== v20 ==
// logarithm
module logarithm #(
	parameter n = 16,
	parameter m = 24,
	parameter k = 5 ,
	parameter p = 24
) (
	input        clk  ,  
	input        reset,  
	input        start,
	input  [0:n] x    ,
	output [1:p] y    ,
	output reg   done
);
Size in the first run: roughly 2,200 cells after synthesis, ~62 flip-flops, ~45 I/O pins, about 20,000 µm² of cells after synthesis.
Settings: LEC_CHECK=0, CAP_MARGIN=40, CORE_MARGIN=2, CORE_UTILIZATION=72, CTS_CLUSTER_SIZE=26, PLACE_DENSITY_LB_ADDON=0.0, SETUP_SLACK_MARGIN=1.9, SLEW_MARGIN=5, TNS_END_PERCENT=40; clock period 7.75 ns.
run.sh (not shown) runs the stock make flow with config.mk's settings and CLKGATE_MAP_FILE=.
Here is what was changed in the inputs of v8 compared with v20.
Settings: TNS_END_PERCENT removed (was 40); CAP_MARGIN changed from 40 to 20; SLEW_MARGIN changed from 5 to 20; PLACE_DENSITY_LB_ADDON removed (was 0.0); SETUP_SLACK_MARGIN removed (was 1.9); CORE_UTILIZATION changed from 72 to 40; CTS_CLUSTER_SIZE removed (was 26); the clock period (ns, I/O delays scaled along) changed from 7.75 to 8.17.
Results
- v8: no failed stages, no open violations at the end
- v20 → v8: via count moved down, net total in the final layout moved down.
- [v8 vs v20] core utilization of the finished layout: lower in v8
- Diff v8 and v20: chip width lower in v20
What v39 does differently from v8 at the input level:
Settings: CTS_CLUSTER_DIAMETER: unset -> 44; CORE_UTILIZATION: 40 -> 66; the clock period (ns, I/O delays scaled along): 8.17 -> 8.37.
==> comparison <==
- Looking only at fill cell instance count of the final layout, and setting everything else aside, the lower value of v39 and v8 goes to v39.
- v39 against v8: hold slack held; weighted congestion at the end of routability-driven global placement down 0.0040; sequential cell area in the final layout did not really move; wire length of the first global-routing pass lower; highest clock frequency the design can meet fell 0.98%.
- | post-route minimum period | lower: v8 |
- Relative to v8, tally of clock buffers in the finished layout has decreased by 1 in v39.
- Between v39 and v8, it is v39 whose total wire length is lower, by 1900 µm.
- v39: final cell utilization of the core higher than v8
Input-level comparison between v53 and v39:
Settings: changing CTS_CLUSTER_DIAMETER from 44 to 333; setting CTS_CLUSTER_SIZE to 72 for the first time; setting ABC_AREA to 1 for the first time.
==> results <==
- Against v39, average detailed-routed wire length per instance in v53 fell by a little under 10%.
- The run with more setup slack is v53; v39 has less.
- Higher met2 layer usage reported by global route among v39 and v53: v53
- v53 ends up with a maximum frequency from static timing analysis that is 11% higher than in v39.
- Summary of v53 over v39: multi-input gate share of total cell area saw a decrease, global-route wire length before repair saw an increase, total inserted antenna cells saw a decrease.
[inputs] v28 vs v53
Settings: CORE_UTILIZATION changed from 66 to 60; MIN_ROUTING_LAYER newly set to met2; CTS_CLUSTER_SIZE changed from 72 to 34; CTS_CLUSTER_DIAMETER removed (was 333); ABC_AREA removed (was 1); the clock period (ns, I/O delays scaled along) changed from 8.37 to 9.0.
==> comparison <==
Looking at cell at the slowest stage of the critical path, the sky130_fd_sc_hd__nor2_1 result is from v28; the sky130_fd_sc_hd__dfrtp_1 one comes from v53.
Number of cells in the yosys synthesis report ended up about 22% lower on v28 than on v53.
Worst setup slack: v28 < v53
v28 ended with less routed wire length than v53.
Worst hold margin: v28 better than v53
For v53, the top routing layer in use was met4, unlike v28, where it was met5.
Changes observed in v28 relative to v53: final critical-path share of the clock period higher, post-route core utilization lower, largest clock skew in the final design lower, design area lower, number of standard cells in the final layout excluding fillers lower.
Relative to v28, the following input files were edited for v59:
Settings: a change of CORE_UTILIZATION from 60 to 40; a deleted CTS_CLUSTER_SIZE that had been 34; a deleted MIN_ROUTING_LAYER that had been met2.
From v28 to v59 the numbers moved as follows: portion of the clock cycle consumed by the worst path in the final layout decreased by 2.0 points relative to the old numbers; maximum clock frequency went up by 2.2%.
